## medianFilter
module medianFilter(
	output	[7:0]		out, 
	output 	[18:0]	out_address, 
	output				out_valid, 
	output	[18:0]	address_a, 
	output	[18:0]	address_b, 
	input		[7:0]		q_a, 
	input		[7:0]		q_b, 
	input					clk, 
	input 				rst
);
Size: roughly 2600 cells after synthesis, roughly 280 flip-flops.
make LEC_CHECK=0 CAP_MARGIN=20 CELL_PAD_IN_SITES_DETAIL_PLACEMENT=2 CELL_PAD_IN_SITES_GLOBAL_PLACEMENT=3 CORE_MARGIN=2 CORE_UTILIZATION=40 PLACE_DENSITY=0.69 SETUP_SLACK_MARGIN=1.41 SLEW_MARGIN=20 finish   # period 7.0 ns
run.sh (not shown) runs the stock make flow with config.mk's settings and CLKGATE_MAP_FILE=.
Rerun with:
CELL_PAD_IN_SITES_DETAIL_PLACEMENT = not set   (was 2)
CELL_PAD_IN_SITES_GLOBAL_PLACEMENT = not set   (was 3)
PLACE_DENSITY = 0.6   (was 0.69)
SETUP_SLACK_MARGIN = not set   (was 1.41)
clock period = 6.67 ns   (was 7.0 ns; I/O delays follow)
The changed run finished with timing, DRC and antenna clean.
Design area drops by 6.6%.
Die size is unchanged.
Power climbs by 4.7%.
Routed wire length drops by about 30%.
Cell count drops by 2.3%.
Rerun with:
CORE_UTILIZATION = 25   (was 40)
Result:
- power increases by 0.84%
- global-route usage is lower by 8.9 points
- setup slack got worse by 0.16 ns
- first-iteration DRC count drops by 2.1%
- sequential power stays flat
- critical path depth is unchanged
- clock-buffer cell count came out lower by 3
- die size is higher by 59%
- clock power hardly moves
Rerun with:
CORE_UTILIZATION = 72   (was 25)
CTS_CLUSTER_SIZE = 54   (was not set)
PLACE_DENSITY = 0.65   (was 0.6)
clock period = 2.84 ns   (was 6.67 ns; I/O delays follow)
What happened: This time the run failed in 4_1_cts, error DPL-0038; synthesized cell count does not change; area after synthesis stays the same; die size went down by 65%.
Rerun with:
ABC_AREA = 1   (was not set)
CORE_UTILIZATION = 69   (was 72)
CTS_CLUSTER_DIAMETER = 244   (was not set)
CTS_CLUSTER_SIZE = not set   (was 54)
PLACE_DENSITY = 0.6   (was 0.65)
clock period = 5.63 ns   (was 2.84 ns; I/O delays follow)
Outcome:
- The changed run finished with timing, DRC and antenna clean
- die size goes up by 9.3%
- synthesized cell count goes up by 27%
- area after synthesis goes up by 5.0%

* * *

Setup of maple:
medianFilter again, from the RTL that the note above started with.
Settings: LEC_CHECK=0, ABC_AREA=1, CAP_MARGIN=15, CORE_MARGIN=2, CORE_UTILIZATION=72, CTS_CLUSTER_DIAMETER=319, CTS_CLUSTER_SIZE=98, PLACE_DENSITY=0.39, SETUP_SLACK_MARGIN=0.97, SLEW_MARGIN=20, TNS_END_PERCENT=10; clock period 3.28 ns.
maple never completed, since it errored out during global routing.
For nickel, these inputs were changed with respect to maple:
# maple
export LEC_CHECK = 0
export ABC_AREA = 1
export CAP_MARGIN = 15
export CORE_MARGIN = 2
export CORE_UTILIZATION = 72
export CTS_CLUSTER_DIAMETER = 319
export CTS_CLUSTER_SIZE = 98
export PLACE_DENSITY = 0.39
export SETUP_SLACK_MARGIN = 0.97
export SLEW_MARGIN = 20
export TNS_END_PERCENT = 10
create_clock -name core_clock -period 3.28 [get_ports {clk}]
# nickel
export LEC_CHECK = 0
export CAP_MARGIN = 20
export CORE_MARGIN = 2
export CORE_UTILIZATION = 40
export PLACE_DENSITY = 0.6
export SLEW_MARGIN = 20
create_clock -name core_clock -period 9.42 [get_ports {clk}]
nickel finished every step from synthesis to the final layout, and the layout passed the timing, DRC and antenna checks. Against maple as the reference, nickel delivers a lower starting density of the core. Re fraction of the mapped netlist area in simple logic gates: maple was higher than nickel. The cell area after technology mapping reported for nickel is smaller than that of maple by 1200 µm². nickel: weighted congestion reported at the end of routability-driven placement about 9% below maple.
Inputs modified between nickel and yarrow:
# nickel
export LEC_CHECK = 0
export CAP_MARGIN = 20
export CORE_MARGIN = 2
export CORE_UTILIZATION = 40
export PLACE_DENSITY = 0.6
export SLEW_MARGIN = 20
create_clock -name core_clock -period 9.42 [get_ports {clk}]
# yarrow
export LEC_CHECK = 0
export CAP_MARGIN = 20
export CORE_MARGIN = 2
export CORE_UTILIZATION = 72
export CTS_CLUSTER_DIAMETER = 30
export CTS_CLUSTER_SIZE = 37
export PLACE_DENSITY = 0.65
export SETUP_SLACK_MARGIN = 0.5
export SLEW_MARGIN = 20
create_clock -name core_clock -period 2.84 [get_ports {clk}]
Notes after the runs:
nickel and yarrow: one clean run, nickel; the rest did not finish clean. yarrow never completed, since it errored out during clock tree synthesis. Comparing yarrow and nickel, the higher pre-CTS worst setup slack was measured on nickel. nickel has lower weighted congestion at the end of routability-driven global placement than yarrow. NOTE: cell row count in yarrow falls short of that of nickel. yarrow against nickel: initial cell density of the core saw an increase; die outline width decreased 62 µm; placeable core region decreased 27000 µm²; die area now smaller; die height shows a reduction of about 25%.

* * *

Setup of red:
Starting RTL as in the previous note.
make LEC_CHECK=0 CAP_MARGIN=20 CORE_MARGIN=2 CORE_UTILIZATION=72 CTS_CLUSTER_DIAMETER=319 CTS_CLUSTER_SIZE=98 PLACE_DENSITY=0.39 SLEW_MARGIN=20 finish   # period 4.71 ns
Run status, red: aborted in global routing (5_1_grt), error GRT-0232
Modified inputs, blue compared to red
- CORE_UTILIZATION changed from 72 to 70
- SETUP_SLACK_MARGIN newly set to -0.37
- PLACE_DENSITY removed (was 0.39)
- CTS_CLUSTER_SIZE removed (was 98)
- CTS_CLUSTER_DIAMETER changed from 319 to 31
- the clock period (ns, I/O delays scaled along) changed from 4.71 to 5.61
==> results <==
The final report for blue shows a completed flow and a layout that fails verification, specifically negative setup slack.
Diff red..blue | area share of and/or/nand/nor cells after synthesis | unchanged
In the metrics for red and blue, the one carrying the lower last weighted congestion value of the routability-driven placer is blue.
Synthesized cell count came out exactly the same in red and blue.
Placed cell area: lower on blue
The count of H-tree levels built during CTS in blue was higher than what red gave.
Detailed-placement wirelength estimate delta for blue relative to red: 9.4% lower

* * *

medianFilter again, from the RTL that the note above started with.
==> flow/config.mk <==
export PLATFORM = sky130hd
export DESIGN_NAME = medianFilter
export DESIGN_NICKNAME = medianFilter
export VERILOG_FILES = /design/flow/design.v
export SDC_FILE = /design/flow/constraint.sdc
export NUM_CORES = 4
export LEC_CHECK = 0
export CAP_MARGIN = 10
export CELL_PAD_IN_SITES_DETAIL_PLACEMENT = 1
export CELL_PAD_IN_SITES_GLOBAL_PLACEMENT = 3
export CORE_ASPECT_RATIO = 0.54
export CORE_MARGIN = 2
export CORE_UTILIZATION = 44
export CTS_CLUSTER_DIAMETER = 57
export CTS_CLUSTER_SIZE = 43
export GPL_TIMING_DRIVEN = 0
export HOLD_SLACK_MARGIN = 0.03
export MAX_ROUTING_LAYER = met4
export SLEW_MARGIN = 15
==> flow/constraint.sdc <==
create_clock -name core_clock -period 7.0 [get_ports {clk}]
set_input_delay 1.4000 -clock core_clock [delete_from_list [all_inputs] [get_ports {clk}]]
set_output_delay 1.4000 -clock core_clock [all_outputs]
set_load 0.01 [all_outputs]
The first run finished clean.
Rerun with:
Settings changed: ABC_AREA set to 1, CAP_MARGIN 10 to 20, CELL_PAD_IN_SITES_DETAIL_PLACEMENT 1 to not set, CELL_PAD_IN_SITES_GLOBAL_PLACEMENT 3 to not set, CORE_ASPECT_RATIO 0.54 to not set, CORE_UTILIZATION 44 to 69, CTS_CLUSTER_DIAMETER 57 to not set, CTS_CLUSTER_SIZE 43 to not set, GPL_TIMING_DRIVEN 0 to not set, HOLD_SLACK_MARGIN 0.03 to not set, MAX_ROUTING_LAYER met4 to not set, SETUP_SLACK_MARGIN set to -0.27, SLEW_MARGIN 15 to 20.
Clock period 7.0 ns to 5.26 ns, I/O delays scaled along.
=> Now the flow finished with negative setup slack left. Non-clock buffer count rises by 21. Wire length falls by about 14%. Final area rises by 4.7%. Power rises by 34%. Maximum frequency rises by 26%. Worst setup slack loses 0.32 ns. Cell count rises by about 13%. Register-to-register slack loses 0.32 ns.
Rerun with:
Settings changed: CORE_UTILIZATION 69 to 72, CTS_CLUSTER_DIAMETER set to 29, PLACE_DENSITY set to 0.6, SETUP_SLACK_MARGIN -0.27 to 1.46.
Clock period 5.26 ns to 5.63 ns, I/O delays scaled along.
=> With this change the flow died in global routing (5_1_grt) (GRT-0232); die area went down by 4.1%; synthesized area does not change; synthesized cell count is unchanged.
Rerun with:
Settings changed: CORE_UTILIZATION 72 to 70, CTS_CLUSTER_DIAMETER 29 to 363, CTS_CLUSTER_SIZE set to 15, PLACE_DENSITY 0.6 to not set, PLACE_DENSITY_LB_ADDON set to 0.28, SETUP_SLACK_MARGIN 1.46 to not set.
Clock period 5.63 ns to 4.6 ns, I/O delays scaled along.
What happened:
- The changed run finished with negative setup slack left
- die area rose by 2.8%
- synthesized area stays the same
- synthesized cell count is unchanged
Rerun with:
Settings changed: CTS_CLUSTER_DIAMETER 363 to 45, CTS_CLUSTER_SIZE 15 to not set, SETUP_SLACK_MARGIN set to 1.32.
Clock period 4.6 ns to 4.51 ns, I/O delays scaled along.
=> With this change the flow failed in global routing (5_1_grt) with GRT-0232. Synthesized area does not change. Synthesized cell count is unchanged. Die area stays the same.

* * *

build 87:
medianFilter again, from the RTL that the note above started with.
clock: 8.75 ns
lec_check: 0
cap_margin: 20
cell_pad_in_sites_detail_placement: 2
core_aspect_ratio: 1.72
core_margin: 8
core_utilization: 28
gpl_routability_driven: 1
gpl_timing_driven: 0
hold_slack_margin: 0.07
min_routing_layer: met2
place_density_lb_addon: 0.29
setup_slack_margin: -0.44
slew_margin: 30
--- input diff build 87..build 17 ---
- a change of SLEW_MARGIN from 30 to 20
- an added ABC_AREA of 1
- a deleted GPL_TIMING_DRIVEN that had been 0
- a change of SETUP_SLACK_MARGIN from -0.44 to -0.27
- a deleted MIN_ROUTING_LAYER that had been met2
- a change of HOLD_SLACK_MARGIN from 0.07 to -0.09
- a change of CORE_UTILIZATION from 28 to 70
- a change of CORE_MARGIN from 8 to 2
- a deleted CELL_PAD_IN_SITES_DETAIL_PLACEMENT that had been 2
- a deleted PLACE_DENSITY_LB_ADDON that had been 0.29
- a deleted GPL_ROUTABILITY_DRIVEN that had been 1
- a deleted CORE_ASPECT_RATIO that had been 1.72
- a change of the clock period (ns, I/O delays scaled along) from 8.75 to 4.6
[summary]
Build 17 did not run to completion, as it errored out during 5_1_grt.
Summary of build 17 over build 87: area enclosed by the die boundary lower; effective utilization at floorplan higher.
Synthesized netlist cell count (higher): build 17
Re maximum clock insertion buffer count: no difference whatsoever between build 87 and build 17.
Modified inputs, build 3 compared to build 17
- CTS_CLUSTER_DIAMETER: unset -> 346
- SETUP_SLACK_MARGIN: -0.27 -> -0.45
- CORE_UTILIZATION: 70 -> 72
- PLACE_DENSITY: unset -> 0.65
- CTS_CLUSTER_SIZE: unset -> 39
- CORE_ASPECT_RATIO: unset -> 0.88
- ABC_AREA: 1 -> unset
- the clock period (ns, I/O delays scaled along): 4.6 -> 4.42
Seen in the log of build 3: GRT-0232 during 5_1_grt, after which the run never completed.
Row count came out lower on build 3 than on build 17.
Reported for build 17 and build 3, synthesis-stage register bit count turned out identical to the last digit.
Half-perimeter wire length after detailed placement: build 3 better than build 17
Re worst setup slack before clock tree synthesis: build 3 is 0.38 ns down on build 17.
Relative to build 3, the following input files were edited for build 20:
- CTS_CLUSTER_SIZE removed (was 39)
- PLACE_DENSITY removed (was 0.65)
- CTS_CLUSTER_DIAMETER removed (was 346)
- SETUP_SLACK_MARGIN changed from -0.45 to -0.27
- ABC_AREA newly set to 1
- CORE_ASPECT_RATIO removed (was 0.88)
- the clock period (ns, I/O delays scaled along) changed from 4.42 to 4.58
## What came out
- Build 20 never completed, since it errored out during 5_1_grt.
- Going from build 3 to build 20, cell count after synthesis saw an increase; share of the yosys chip area belonging to registers saw a decrease.
- Comparing build 20 against build 3, there is no change at all in number of synthesized flops with an enable pin.

* * *

Setup of v18:
Starting RTL as in the previous note.
Settings: LEC_CHECK=0, CAP_MARGIN=30, CELL_PAD_IN_SITES_DETAIL_PLACEMENT=2, CELL_PAD_IN_SITES_GLOBAL_PLACEMENT=3, CORE_MARGIN=6, CORE_UTILIZATION=41, CTS_CLUSTER_SIZE=42, GPL_TIMING_DRIVEN=0, MAX_ROUTING_LAYER=met5, MIN_ROUTING_LAYER=met1, SETUP_SLACK_MARGIN=1.41, SLEW_MARGIN=35, TNS_END_PERCENT=85; clock period 7.0 ns.
Every stage of the flow completed for v18, and the final layout passed the timing, DRC and antenna checks.
--- input diff v18..v32 ---
- CTS_CLUSTER_DIAMETER newly set to 57
- CELL_PAD_IN_SITES_DETAIL_PLACEMENT changed from 2 to 1
- HOLD_SLACK_MARGIN newly set to 0.03
- CORE_MARGIN changed from 6 to 2
- SETUP_SLACK_MARGIN removed (was 1.41)
- TNS_END_PERCENT removed (was 85)
- CAP_MARGIN changed from 30 to 20
- MAX_ROUTING_LAYER removed (was met5)
- SLEW_MARGIN changed from 35 to 15
- CORE_ASPECT_RATIO newly set to 0.54
- CTS_CLUSTER_SIZE changed from 42 to 43
- MIN_ROUTING_LAYER removed (was met1)
- CELL_PAD_IN_SITES_GLOBAL_PLACEMENT removed (was 3)
- CORE_UTILIZATION changed from 41 to 40
- Lower utilization was reported by v32, not v18.
- Going from v18 to v32, die boundary width grows by 84 um.
- [compare] base=v18 new=v32: required time of the critical path -0.04 ns, maximum resistive drop on vdd decreased 22%.
- STATUS worst hold slack: v32 wins against v18
- Re flop count: no difference whatsoever between v18 and v32.
The following lists how v40 was set up differently from v32:
- swapping 43 for 42 in CTS_CLUSTER_SIZE
- putting SETUP_SLACK_MARGIN at 1.41 where nothing was set
- clearing HOLD_SLACK_MARGIN, which used to be 0.03
- putting PLACE_DENSITY at 0.69 where nothing was set
- swapping 40 for 41 in CORE_UTILIZATION
- swapping 2 for 6 in CORE_MARGIN
- swapping 15 for 20 in SLEW_MARGIN
- clearing CTS_CLUSTER_DIAMETER, which used to be 57
- clearing CORE_ASPECT_RATIO, which used to be 0.54
- putting MIN_ROUTING_LAYER at met1 where nothing was set
- putting TNS_END_PERCENT at 90 where nothing was set
- swapping 1 for 2 in CELL_PAD_IN_SITES_DETAIL_PLACEMENT
- putting CELL_PAD_IN_SITES_GLOBAL_PLACEMENT at 3 where nothing was set
- putting MAX_ROUTING_LAYER at met4 where nothing was set
- swapping 20 for 30 in CAP_MARGIN
[summary]
Going from v32 to v40, count of plain and timing-repair buffers grew by more than half.
Across v32 and v40, a clean result was obtained everywhere but in v40.
Ran to the end and failed final checks on setup timing: v40.
Non-clock buffer share of cell area, v40 and v32: larger value in v40
Against v32 as the reference, v40 delivers a higher standby leakage power.
Global-route track usage on met3 in v40 is 6.0 points lower than in v32
Total of cells resized after clock tree synthesis came out higher on v40 than on v32.
Share of the clock period used by the worst path in v40 is 3.2 points higher than in v32
For v32, the topmost layer with routed signal wires was met5, unlike v40, where it was met4.
Setup slack of the critical path after layout: v40 lower than v32

* * *

== job 9909 ==
Starting RTL as in the previous note.
// medianFilter
module medianFilter(
	output	[7:0]		out, 
	output 	[18:0]	out_address, 
	output				out_valid, 
	output	[18:0]	address_a, 
	output	[18:0]	address_b, 
	input		[7:0]		q_a, 
	input		[7:0]		q_b, 
	input					clk, 
	input 				rst
);
==> flow/config.mk <==
export PLATFORM = sky130hd
export DESIGN_NAME = medianFilter
export DESIGN_NICKNAME = medianFilter
export VERILOG_FILES = /design/flow/design.v
export SDC_FILE = /design/flow/constraint.sdc
export NUM_CORES = 4
export LEC_CHECK = 0
export CAP_MARGIN = 20
export CELL_PAD_IN_SITES_DETAIL_PLACEMENT = 0
export CORE_ASPECT_RATIO = 1.72
export CORE_MARGIN = 2
export CORE_UTILIZATION = 72
export GPL_ROUTABILITY_DRIVEN = 1
export GPL_TIMING_DRIVEN = 1
export PLACE_DENSITY = 0.78
export SLEW_MARGIN = 10
==> flow/constraint.sdc <==
create_clock -name core_clock -period 5.78 [get_ports {clk}]
set_input_delay 1.1560 -clock core_clock [delete_from_list [all_inputs] [get_ports {clk}]]
set_output_delay 1.1560 -clock core_clock [all_outputs]
set_load 0.01 [all_outputs]
Job 9909 ran in full, but the layout does not pass; the checks complain about setup timing.
Changes in job 9114 relative to job 9909:
- setting SETUP_SLACK_MARGIN to -0.45 for the first time
- setting CTS_CLUSTER_SIZE to 39 for the first time
- removing CORE_ASPECT_RATIO (formerly 1.72)
- removing CELL_PAD_IN_SITES_DETAIL_PLACEMENT (formerly 0)
- changing SLEW_MARGIN from 10 to 20
- removing GPL_TIMING_DRIVEN (formerly 1)
- setting CTS_CLUSTER_DIAMETER to 346 for the first time
- changing PLACE_DENSITY from 0.78 to 0.65
- removing GPL_ROUTABILITY_DRIVEN (formerly 1)
- changing the clock period (ns, I/O delays scaled along) from 5.78 to 4.42
Findings:
Sum of net half-perimeters after detailed placement: job 9114 < job 9909. Diff job 9909 -> job 9114: die size roughly the same; sequential cell area fraction in the yosys report roughly the same. Post-CTS setup repair buffer count for job 9114 is higher than for job 9909. On instance area after placement, the lower figure sits with job 9909, not job 9114. Between job 9114 and job 9909, it is job 9114 whose overall die width is higher, by about 30%. Summary of job 9114 over job 9909: synthesized area closely matched the old numbers, placement-stage worst setup slack decreased by 1440 ps relative to the old numbers. Reported for job 9114 and job 9909, count of cell types in the netlist turned out identical to the last digit. On synthesized cell count, job 9114 and job 9909 are basically level. Job 9909 completed end to end; final checks failed (setup timing). Job 9114: GRT-0116 in global routing (5_1_grt) -> run aborted. Job 9114 ends up with lower vertical extent of the die than job 9909 does.
Changes in job 6199 relative to job 9114:
- CTS_CLUSTER_DIAMETER: 346 -> 30
- TNS_END_PERCENT: unset -> 5
- CTS_CLUSTER_SIZE: 39 -> 37
- SETUP_SLACK_MARGIN: -0.45 -> 0.82
- the clock period (ns, I/O delays scaled along): 4.42 -> 2.84
==> comparison <==
- FAIL job 6199 @ clock tree synthesis (4_1_cts): tool exited with error
- global routing (5_1_grt): job 9114 exited with error
- Full die area delta (job 9114 -> job 6199): insignificant
- As far as compound-cell area share of the yosys netlist goes, job 9114 and job 6199 are indistinguishable; the numbers are identical.
- Per the comparison of job 6199 with job 9114, area of the synthesized netlist per yosys stat comparable, half-perimeter wire length after placement rose 18%, post-placement cell area now sits higher, worst setup slack before clock tree synthesis -1860 ps.
The inputs of job 8401 differ from those of job 6199 as listed below.
- CTS_CLUSTER_SIZE: 37 -> 35
- TNS_END_PERCENT: 5 -> unset
- CTS_CLUSTER_DIAMETER: 30 -> 361
Results
- As the logs show, job 8401 stopped at clock tree synthesis (4_1_cts) after a tool error, so it never reached the end of the flow.
- Diff job 6199..job 8401 | number of different library cells in the post-synthesis netlist | unchanged
- Die area came out exactly the same in job 8401 and job 6199.
- As far as chip area estimate from yosys synthesis goes, job 8401 and job 6199 are indistinguishable; the numbers are identical.
- Taking job 6199 as the reference, in job 8401 height of the die roughly the same; net count of the mapped netlist held.
- Job 8401 -> job 6199: total standard cell area after synthesis delta 0, exact match
- The total instance count after detailed placement of job 8401 falls short of that of job 6199 by 33.
- Compared job 8401 vs job 6199, and weighted congestion reported at the end of routability-driven placement is down in job 8401.
- Re count of boundary I/O pins: no difference whatsoever between job 6199 and job 8401.
- Relative to job 6199, the setup slack at placement of job 8401 is higher by 570 ps.
- In job 8401, placed standard-cell area is higher than in job 6199.
Power figures rest on the tool's default switching activity, not on a simulated workload.
